==> run a <==
==> flow/design.v <==
module Cfu (
    input               cmd_valid,
    output              cmd_ready,
    input      [9:0]    cmd_payload_function_id,
    input      [31:0]   cmd_payload_inputs_0,
    input      [31:0]   cmd_payload_inputs_1,
    output reg          rsp_valid,
    input               rsp_ready,
    output reg [31:0]   rsp_payload_outputs_0,
    input               reset,
    input               clk
);
    wire signed [15:0] prod_0, prod_1, prod_2, prod_3;
    assign prod_0 = ($signed(cmd_payload_inputs_0[7:0])) * $signed(cmd_payload_inputs_1[7:0]);
    assign prod_1 = ($signed(cmd_payload_inputs_0[15:8])) * $signed(cmd_payload_inputs_1[15:8]);
    assign prod_2 = ($signed(cmd_payload_inputs_0[23:16])) * $signed(cmd_payload_inputs_1[23:16]);
    assign prod_3 = ($signed(cmd_payload_inputs_0[31:24])) * $signed(cmd_payload_inputs_1[31:24]);
    wire signed [31:0] sum_prods;
    assign sum_prods = prod_0 + prod_1 + prod_2 + prod_3;
    assign cmd_ready = ~rsp_valid;   
    always @(posedge clk) begin
        if (reset) begin
            rsp_payload_outputs_0 <= 32'b0;
            rsp_valid <= 1'b0;
        end else if (rsp_valid) begin
                rsp_valid <= ~rsp_ready;
            end else if (cmd_valid) begin
                    rsp_valid <= 1'b1;
                    rsp_payload_outputs_0 <= |cmd_payload_function_id[9:3]
                        ? 32'b0
                        : rsp_payload_outputs_0 + sum_prods;
                end
            end
endmodule
==> flow/run.sh <==
#!/bin/bash
# the make line also repeats each setting of config.mk as NAME=value (left out here)
make -C /OpenROAD-flow-scripts/flow DESIGN_CONFIG=/design/flow/config.mk WORK_HOME=/design/flow/orfs CLKGATE_MAP_FILE= finish
==> flow/config.mk <==
export PLATFORM = sky130hd
export DESIGN_NAME = Cfu
export DESIGN_NICKNAME = Cfu
export VERILOG_FILES = /design/flow/design.v
export SDC_FILE = /design/flow/constraint.sdc
export NUM_CORES = 4
export LEC_CHECK = 0
export ABC_AREA = 1
export CAP_MARGIN = 20
export CORE_MARGIN = 2
export CORE_UTILIZATION = 71
export CTS_CLUSTER_DIAMETER = 219
export CTS_CLUSTER_SIZE = 10
export PLACE_DENSITY_LB_ADDON = 0.24
export SLEW_MARGIN = 20
export TNS_END_PERCENT = 5
==> flow/constraint.sdc <==
create_clock -name core_clock -period 9.92 [get_ports {clk}]
set_input_delay 1.9840 -clock core_clock [delete_from_list [all_inputs] [get_ports {clk}]]
set_output_delay 1.9840 -clock core_clock [all_outputs]
set_load 0.01 [all_outputs]
==> run b: changes against run a <==
==> flow/config.mk (replaced) <==
export PLATFORM = sky130hd
export DESIGN_NAME = Cfu
export DESIGN_NICKNAME = Cfu
export VERILOG_FILES = /design/flow/design.v
export SDC_FILE = /design/flow/constraint.sdc
export NUM_CORES = 4
export LEC_CHECK = 0
export CAP_MARGIN = 20
export CORE_MARGIN = 2
export CORE_UTILIZATION = 72
export CTS_CLUSTER_SIZE = 13
export PLACE_DENSITY_LB_ADDON = 0.25
export SLEW_MARGIN = 20
==> flow/constraint.sdc (replaced) <==
create_clock -name core_clock -period 9.19 [get_ports {clk}]
set_input_delay 1.8380 -clock core_clock [delete_from_list [all_inputs] [get_ports {clk}]]
set_output_delay 1.8380 -clock core_clock [all_outputs]
set_load 0.01 [all_outputs]
==> impl_metrics.ini <==
; implementation run metrics
[status]
status = failed layout checks
so_faults = setup timing

[timing]
setup_viol = 19
fin_ws_ps = -262

[die]
initCoreUtil_pct = 71.8

[yosys]
yosysCellCount = 1959
syn_inst = 1959
# the run above: run a

==> impl_metrics.ini <==
; physical design summary
[yosys]
yosysCellCount = 1481
yosys.area.top_type_share_pct = 47.5
syn_inst = 1481

[status]
flow.stopped_at = 5_1_grt
status = did not finish
tool.error = [ERROR GRT-0232] Routing congestion too high. Check the congestion heatmap in the GUI.

[clock_network]
root_buffer = clkbuf_16

[die]
initCoreUtil_pct = 73.5
# the run above: run b


---

==> job 3234: inputs <==
Starts from the design.v that is shown in full above.
export LEC_CHECK = 0
export CAP_MARGIN = 20
export CORE_MARGIN = 2
export CORE_UTILIZATION = 71
export CTS_CLUSTER_SIZE = 13
export PLACE_DENSITY_LB_ADDON = 0.24
export SLEW_MARGIN = 20
create_clock -name core_clock -period 9.9 [get_ports {clk}]
run.sh (not shown) runs the stock make flow with config.mk's settings and CLKGATE_MAP_FILE=.
==> job 7903 (differences from job 3234) <==
CORE_ASPECT_RATIO = 1.26   (was default)
CORE_UTILIZATION = 40   (was 71)
CTS_CLUSTER_SIZE = default   (was 13)
PLACE_DENSITY_LB_ADDON = default   (was 0.24)
SETUP_SLACK_MARGIN = -1.13   (was default)
TNS_END_PERCENT = 15   (was default)
==> flow/constraint.sdc (replaced) <==
create_clock -name core_clock -period 12.0 [get_ports {clk}]
set_input_delay 2.4000 -clock core_clock [delete_from_list [all_inputs] [get_ports {clk}]]
set_output_delay 2.4000 -clock core_clock [all_outputs]
set_load 0.01 [all_outputs]
==> qor summary <==
metric	job 7903	job 3234
Outcome	finished clean	aborted with a tool error
Last stage reached	-	5_1_grt
Detailed Place HPWL	29.2 mm	31.3 mm
Area fraction in mux cells	0.0816%	0.0816%
Site Rows	76	50
Setup repair bufs after CTS	0	30
Final estimated routing congestion in global placement	0.859	0.938
Starting density of the core	40.4%	73.0%
Chip width	169 µm	143 µm
CTS-repair resized insts	0	403
Std-Cell Core Area	34,100 µm²	18,900 µm²
Worst slack at placement	0.273 ns	-1.31 ns
Height of the die	212 µm	143 µm
Post-place instance area	15,500 µm²	16,500 µm²
Overall chip area	36,000 µm²	20,600 µm²
DP Cell Count	2,021	2,010

---

==> inputs of willow <==
// Cfu: RTL as listed in full above, without the edits since
make LEC_CHECK=0 CAP_MARGIN=20 CELL_PAD_IN_SITES_DETAIL_PLACEMENT=2 CORE_MARGIN=2 CORE_UTILIZATION=58 GPL_TIMING_DRIVEN=0 HOLD_SLACK_MARGIN=0.23 MAX_ROUTING_LAYER=met5 SLEW_MARGIN=20 finish   # period 12.0 ns
==> inputs of delta, as changes to willow <==
CELL_PAD_IN_SITES_DETAIL_PLACEMENT = default   (was 2)
CORE_UTILIZATION = 66   (was 58)
CTS_CLUSTER_DIAMETER = 27   (was default)
GPL_TIMING_DRIVEN = default   (was 0)
HOLD_SLACK_MARGIN = default   (was 0.23)
MAX_ROUTING_LAYER = default   (was met5)
==> flow/constraint.sdc (replaced) <==
create_clock -name core_clock -period 9.86 [get_ports {clk}]
set_input_delay 1.9720 -clock core_clock [delete_from_list [all_inputs] [get_ports {clk}]]
set_output_delay 1.9720 -clock core_clock [all_outputs]
set_load 0.01 [all_outputs]
==> inputs of lagoon, as changes to willow <==
CAP_MARGIN = 0   (was 20)
CELL_PAD_IN_SITES_DETAIL_PLACEMENT = default   (was 2)
CORE_ASPECT_RATIO = 0.5   (was default)
CORE_UTILIZATION = 68   (was 58)
CTS_CLUSTER_DIAMETER = 292   (was default)
CTS_CLUSTER_SIZE = 99   (was default)
GPL_TIMING_DRIVEN = default   (was 0)
HOLD_SLACK_MARGIN = default   (was 0.23)
MAX_ROUTING_LAYER = default   (was met5)
PLACE_DENSITY_LB_ADDON = 0.3   (was default)
SETUP_SLACK_MARGIN = -0.58   (was default)
==> impl_metrics.json <==
{
  "fp_util_pct": 70.1,
  "root_buffer": "clkbuf_16",
  "yosys_warnings": 1,
  "use_met3_pct": 5.52,
  "dieArea_um2": 21500,
  "grt_util_met1_pct": 46.1,
  "dieWidth_um": 205,
  "fin_skew_ns": 0.00433,
  "drtPass1Iterations": 5,
  "status": "complete, no violations",
  "final_cells": 1858,
  "die_height_um": 105,
  "crit_cells": 37,
  "core_area_um2": 19700,
  "globalplace.congestion": 0.955,
  "path_clk_slew_ns": 0.05
}
Source of the figures above: lagoon

==> impl_metrics.json <==
{
  "globalplace.congestion": 0.888,
  "violations": "setup timing",
  "crit_cells": 34,
  "status": "complete, but fails checks",
  "core_area_um2": 20400,
  "use_met3_pct": 4.85,
  "setup_ws_ns": -0.432,
  "setup_violations": 11,
  "yosys_warnings": 1,
  "final_cells": 2082,
  "dieWidth_um": 149,
  "drtPass1Iterations": 5
}
Source of the figures above: delta

==> impl_metrics.json <==
{
  "firstError": "[ERROR DPL-0033] detailed placement checks failed during check placement.",
  "core_area_um2": 23400,
  "fp_util_pct": 58.9,
  "die_height_um": 158,
  "dieWidth_um": 158,
  "dieArea_um2": 25000,
  "common_cells": "inv_1, fa_1, and2_1",
  "num_rows": 56,
  "yosys_warnings": 1,
  "globalplace.congestion": 0.871,
  "synthArstFlopShare_pct": 0,
  "status": "aborted with a tool error",
  "stop_stage": "3_5_place_dp"
}
Source of the figures above: willow

